==> inputs of job 3618 <==
==> flow/design.v <==
module controller #(
    parameter [19:0] IDLE_CYCLES = 20'd351832    
)(
    input logic clk, 
    input logic rst, 
    output logic load_sreg, 
    output logic transmit_pixel, 
    output logic [5:0] pixel, 
    output logic [4:0] frame,
    output logic idle
);
    localparam TRANSMIT_FRAME       = 1'b0;
    localparam IDLE                 = 1'b1;
    localparam [2:0] READ_CH_VALS   = 3'b001;
    localparam [2:0] LOAD_SREG      = 3'b010;
    localparam [2:0] TRANSMIT_PIXEL = 3'b100;
    localparam [8:0] TRANSMIT_CYCLES    = 9'd360;        
    logic state;
    logic next_state;
    logic [2:0] transmit_phase;
    logic [2:0] next_transmit_phase;
    logic [5:0] pixel_counter;
    logic [4:0] frame_counter;
    logic [8:0] transmit_counter;
    logic [19:0] idle_counter;
    logic transmit_pixel_done;
    logic idle_done;
    assign transmit_pixel_done = (transmit_counter == TRANSMIT_CYCLES - 1);
    assign idle_done = (idle_counter == IDLE_CYCLES - 1);
    always_ff @(negedge clk) begin
        if (rst) begin
            state <= TRANSMIT_FRAME;
            transmit_phase <= READ_CH_VALS;
        end
        else begin
            state <= next_state;
            transmit_phase <= next_transmit_phase;
        end
    end
    always_comb begin
        next_state = 1'bx;
        unique case (state)
            TRANSMIT_FRAME:
                if ((pixel_counter == 6'd0) && (transmit_pixel_done))
                    next_state = IDLE;
                else
                    next_state = TRANSMIT_FRAME;
            IDLE:
                if (idle_done)
                    next_state = TRANSMIT_FRAME;
                else
                    next_state = IDLE;
        endcase
    end
    always_comb begin
        next_transmit_phase = READ_CH_VALS;
        if (state == TRANSMIT_FRAME) begin
            case (transmit_phase)
                READ_CH_VALS:
                    next_transmit_phase = LOAD_SREG;
                LOAD_SREG:
                    next_transmit_phase = TRANSMIT_PIXEL;
                TRANSMIT_PIXEL:
                    next_transmit_phase = transmit_pixel_done ? READ_CH_VALS : TRANSMIT_PIXEL;
            endcase
        end
    end
    always_ff @(negedge clk) begin
        if (rst) begin
            pixel_counter <= 6'd63;
        end
        else if ((state == TRANSMIT_FRAME) && transmit_pixel_done) begin
            pixel_counter <= pixel_counter - 1;
        end
    end
    always_ff @(negedge clk) begin
        if (rst) begin
            frame_counter <= 5'd0;
        end
        else if (idle_done) begin
            frame_counter <= frame_counter + 1;
        end
    end
    always_ff @(negedge clk) begin
        if (rst) begin
            transmit_counter <= 9'd0;
        end
        else if (transmit_phase == TRANSMIT_PIXEL) begin
            transmit_counter <= transmit_counter + 1;
        end
        else begin
            transmit_counter <= 9'd0;
        end
    end
    always_ff @(negedge clk) begin
        if (rst) begin
            idle_counter <= 20'd0;
        end
        else if (state == IDLE) begin
            idle_counter <= idle_counter + 1;
        end
        else begin
            idle_counter <= 20'd0;
        end
    end
    assign pixel = pixel_counter;
    assign frame = frame_counter;
    assign load_sreg = (transmit_phase == LOAD_SREG);
    assign transmit_pixel = (transmit_phase == TRANSMIT_PIXEL);
    assign idle = (state == IDLE);
endmodule
module ws2812b(
    input logic clk, 
    input logic rst, 
    input logic serial_in, 
    input logic transmit, 
    output logic ws2812b_out, 
    output logic shift
);
    localparam IDLE = 1'b0;
    localparam TRANSMITTING = 1'b1;
    localparam T0_CYCLE_COUNT = 4'd5;
    localparam T1_CYCLE_COUNT = 4'd10;
    localparam MAX_CYCLE_COUNT = 4'd15;
    logic state;
    logic [3:0] cycle_count;
    logic bit_being_sent;
    always_ff @(posedge clk) begin
        if (rst) begin
            state <= IDLE;
            cycle_count <= 4'd0;
            bit_being_sent <= 1'b0;
        end
        else unique case (state)
            IDLE:
                if (transmit == 1'b1) begin
                    state <= TRANSMITTING;
                    cycle_count <= 4'd0;
                    bit_being_sent <= serial_in;
                end
            TRANSMITTING:
                if (transmit == 1'b0) begin
                    state <= IDLE;
                end
                else if (cycle_count == MAX_CYCLE_COUNT - 1) begin
                    cycle_count <= 4'd0;
                    bit_being_sent <= serial_in;
                end
                else begin
                    cycle_count <= cycle_count + 1;
                end
        endcase
    end
    always_comb begin
        if (state == TRANSMITTING)
            if (bit_being_sent == 1'b0)
                ws2812b_out = (cycle_count < T0_CYCLE_COUNT);
            else
                ws2812b_out = (cycle_count < T1_CYCLE_COUNT);
        else
            ws2812b_out = 1'b0;
    end
    assign shift = (state == TRANSMITTING) && (cycle_count == 4'd0);
endmodule
module game_of_life (
    input logic clk,
    input logic update,
    input logic [63:0] current_bits,
    output logic [63:0] next_bits
);
    localparam num_rows = 8;
    localparam num_cols = 8;
    int idx;
    int neighbors;
    logic alive;
    int neighbor_row;
    int neighbor_col;
    int nidx;
    always_ff @(posedge clk) begin
        if (update) begin
            for (int row = 0; row < num_rows; row++) begin
                for (int col = 0; col < num_cols; col++) begin
                    idx = row * num_cols + col;
                    neighbors = 0;
                    for (int delta_row = -1; delta_row <= 1; delta_row++) begin
                        for (int delta_col = -1; delta_col <= 1; delta_col++) begin
                            if (!(delta_row == 0 && delta_col == 0)) begin
                                neighbor_row = (row + delta_row + num_rows) % num_rows;
                                neighbor_col = (col + delta_col + num_cols) % num_cols;
                                nidx = neighbor_row * num_cols + neighbor_col;
                                if (current_bits[nidx])
                                    neighbors = neighbors + 1;
                            end
                        end
                    end
                    alive = current_bits[idx];
                    if (alive) begin
                        if ((neighbors == 2) || (neighbors == 3))
                            next_bits[idx] <= 1'b1;
                        else
                            next_bits[idx] <= 1'b0;
                    end
                    else begin
                        if (neighbors == 3)
                            next_bits[idx] <= 1'b1;
                        else
                            next_bits[idx] <= 1'b0;
                    end
                end
            end
        end
    end
endmodule
module top(
    input logic clk,
    input logic rst,
    input logic [63:0] init_r,
    input logic [63:0] init_g,
    input logic [63:0] init_b,
    output logic _48b,
    output logic _45a
);
    logic [5:0] pixel;
    logic [4:0] frame;
    logic [10:0] address;
    logic [23:0] shift_reg;
    logic load_sreg;
    logic transmit_pixel;
    logic shift;
    logic ws2812b_out;
    logic ctrl_idle;
    localparam clock_rate = 12000000;
    assign address = { 5'd0, pixel };
    logic [7:0] frame_buffer_R [0:63];
    logic [7:0] frame_buffer_G [0:63];
    logic [7:0] frame_buffer_B [0:63];
    ws2812b u_ws (
        .clk                (clk),
        .rst                (rst),
        .serial_in          (shift_reg[23]),
        .transmit           (transmit_pixel),
        .ws2812b_out        (ws2812b_out),
        .shift              (shift)
    );
    controller #(
        .IDLE_CYCLES        (20'd1000)
    ) u_ctrl (
        .clk                (clk),
        .rst                (rst),
        .load_sreg          (load_sreg),
        .transmit_pixel     (transmit_pixel),
        .pixel              (pixel),
        .frame              (frame),
        .idle               (ctrl_idle)
    );
    localparam UPDATE_CYCLES = 30000;
    localparam logic [7:0] BRIGHTNESS = 8'h05;
    logic [63:0] frame_bits_R, frame_bits_G, frame_bits_B;
    logic [63:0] next_bits_R, next_bits_G, next_bits_B;
    logic auto_update_sig;
    always_comb begin
        for (int i = 0; i < 64; i++) begin
            frame_bits_R[i] = frame_buffer_R[i];
            frame_bits_G[i] = frame_buffer_G[i];
            frame_bits_B[i] = frame_buffer_B[i];
        end
    end
    game_of_life u_gol_R (
        .clk            (clk),
        .update         (auto_update_sig),
        .current_bits   (frame_bits_R),
        .next_bits      (next_bits_R)
    );
    game_of_life u_gol_G (
        .clk            (clk),
        .update         (auto_update_sig),
        .current_bits   (frame_bits_G),
        .next_bits      (next_bits_G)
    );
    game_of_life u_gol_B (
        .clk            (clk),
        .update         (auto_update_sig),
        .current_bits   (frame_bits_B),
        .next_bits      (next_bits_B)
    );
    logic [$clog2(clock_rate) - 1:0] copy_counter;
    logic update_pending;
    always_ff @(posedge clk) begin
        if (rst) begin
            copy_counter <= 0;
            auto_update_sig <= 1'b0;
            update_pending <= 1'b0;
            for (int i = 0; i < 64; i++) begin
                frame_buffer_R[i] <= init_r[i] ? BRIGHTNESS : 8'h00;
                frame_buffer_G[i] <= init_g[i] ? BRIGHTNESS : 8'h00;
                frame_buffer_B[i] <= init_b[i] ? BRIGHTNESS : 8'h00;
            end
        end
        else begin
            if (UPDATE_CYCLES != 0) begin
                if (copy_counter == UPDATE_CYCLES - 1) begin
                    copy_counter <= 0;
                    auto_update_sig <= 1'b1;
                    update_pending <= 1'b1;
                end else begin
                    copy_counter <= copy_counter + 1;
                    auto_update_sig <= 1'b0;
                end
            end else begin
                auto_update_sig <= 1'b0;
            end
            if (update_pending && ctrl_idle && !auto_update_sig) begin
                update_pending <= 1'b0;
                for (int i = 0; i < 64; i++) begin
                    frame_buffer_R[i] <= next_bits_R[i] ? BRIGHTNESS : 8'h00;
                    frame_buffer_G[i] <= next_bits_G[i] ? BRIGHTNESS : 8'h00;
                    frame_buffer_B[i] <= next_bits_B[i] ? BRIGHTNESS : 8'h00;
                end
            end
        end
    end
    always_ff @(posedge clk) begin
        if (rst) begin
            shift_reg <= 24'd0;
        end
        else if (load_sreg) begin
            shift_reg <= { frame_buffer_G[address], frame_buffer_R[address], frame_buffer_B[address] };
        end
        else if (shift) begin
            shift_reg <= { shift_reg[22:0], 1'b0 };
        end
    end
    assign _48b = ws2812b_out;
    assign _45a = ~ws2812b_out;
endmodule
==> flow/run.sh <==
#!/bin/bash
# the make line also repeats each setting of config.mk as NAME=value (left out here)
make -C /OpenROAD-flow-scripts/flow DESIGN_CONFIG=/design/flow/config.mk WORK_HOME=/design/flow/orfs CLKGATE_MAP_FILE= finish
==> flow/config.mk <==
export PLATFORM = sky130hd
export DESIGN_NAME = top
export DESIGN_NICKNAME = top
export VERILOG_FILES = /design/flow/design.v
export SDC_FILE = /design/flow/constraint.sdc
export NUM_CORES = 4
export LEC_CHECK = 0
export CAP_MARGIN = 25
export CELL_PAD_IN_SITES_DETAIL_PLACEMENT = 0
export CELL_PAD_IN_SITES_GLOBAL_PLACEMENT = 0
export CORE_MARGIN = 2
export CORE_UTILIZATION = 54
export CTS_CLUSTER_SIZE = 26
export PLACE_DENSITY_LB_ADDON = 0.14
export SETUP_SLACK_MARGIN = -0.2
export SLEW_MARGIN = 20
export TNS_END_PERCENT = 5
==> flow/constraint.sdc <==
create_clock -name core_clock -period 9.97 [get_ports {clk}]
set_input_delay 1.9940 -clock core_clock [delete_from_list [all_inputs] [get_ports {clk}]]
set_output_delay 1.9940 -clock core_clock [all_outputs]
set_load 0.01 [all_outputs]
==> job 8493: changes against job 3618 <==
CAP_MARGIN = 20   (was 25)
CELL_PAD_IN_SITES_DETAIL_PLACEMENT = 2   (was 0)
CELL_PAD_IN_SITES_GLOBAL_PLACEMENT = default   (was 0)
CORE_ASPECT_RATIO = 0.85   (was default)
CORE_UTILIZATION = 47   (was 54)
CTS_CLUSTER_SIZE = 53   (was 26)
GPL_ROUTABILITY_DRIVEN = 0   (was default)
HOLD_SLACK_MARGIN = 0.15   (was default)
MAX_ROUTING_LAYER = met4   (was default)
MIN_ROUTING_LAYER = met2   (was default)
PLACE_DENSITY = 0.89   (was default)
PLACE_DENSITY_LB_ADDON = default   (was 0.14)
SETUP_SLACK_MARGIN = default   (was -0.2)
TNS_END_PERCENT = 10   (was 5)
==> flow/constraint.sdc (replaced) <==
create_clock -name core_clock -period 5.11 [get_ports {clk}]
set_input_delay 1.0220 -clock core_clock [delete_from_list [all_inputs] [get_ports {clk}]]
set_output_delay 1.0220 -clock core_clock [all_outputs]
set_load 0.01 [all_outputs]
==> job 2046: changes against job 3618 <==
CAP_MARGIN = 20   (was 25)
CELL_PAD_IN_SITES_DETAIL_PLACEMENT = default   (was 0)
CELL_PAD_IN_SITES_GLOBAL_PLACEMENT = default   (was 0)
CORE_UTILIZATION = 36   (was 54)
CTS_CLUSTER_SIZE = default   (was 26)
PLACE_DENSITY_LB_ADDON = default   (was 0.14)
SETUP_SLACK_MARGIN = default   (was -0.2)
TNS_END_PERCENT = default   (was 5)
==> flow/constraint.sdc (replaced) <==
create_clock -name core_clock -period 8.63 [get_ports {clk}]
set_input_delay 1.7260 -clock core_clock [delete_from_list [all_inputs] [get_ports {clk}]]
set_output_delay 1.7260 -clock core_clock [all_outputs]
set_load 0.01 [all_outputs]
==> run notes <==
yosys + openroad results -> status=no timing/DRC/antenna violations, Fillers=about 30000, met2 wire len=~140000 um, Clk Tree Root Cell=clkbuf_16, Max Cap Viol=0, Top delay family on crit path=AND-OR/OR-AND gates, gr busiest metal=met2, crit-path cells=inv_1 > ha_2 > nor2b_1 > o21ai_0 > o21ai_0 > a2111oi_0 > nand4_1 > a41oi_1 > o21bai_1, GRT Total Usage=0.208, Peak VDD IR=approximately 0.00011 V
the above is filed under job 2046

==> run notes <==
run metrics: status=aborted with a tool error, mean post-synth cell area=8.17 um^2, cell taking the most area after synthesis=ha_1, MUX share of area=0.0604, die area=approximately 220000 um^2, placed cell area=111000 um^2, Halt Reason=[ERROR DPL-0033] detailed placement checks failed during check placement., Halt Stage=clock tree synthesis (4_1_cts), Cells after Synth=~13000
the above is filed under job 8493

==> run notes <==
yosys + openroad results -> crit-path cells=inv_1 > ha_2 > and3b_1 > a32o_1 > a311oi_1 > o22ai_1 > a2111oi_0 > a31oi_1 > a31o_2, gr busiest metal=met2, Hold Violations, Final=0, status=no timing/DRC/antenna violations, Max Cap Viol=0, GRT Total Usage=0.311, met2 wire len=between 100000 and 150000 um, Top delay family on crit path=AND-OR/OR-AND gates, Clk Tree Root Cell=clkbuf_16, R2R Setup Slk=between 1.5 and 2 ns, asr flop ratio synth=0, Setup WS pre-CTS=between 1.5 and 2 ns, largest net degree at the start of global routing=72, Fillers=between 15000 and 20000
the above is filed under job 3618

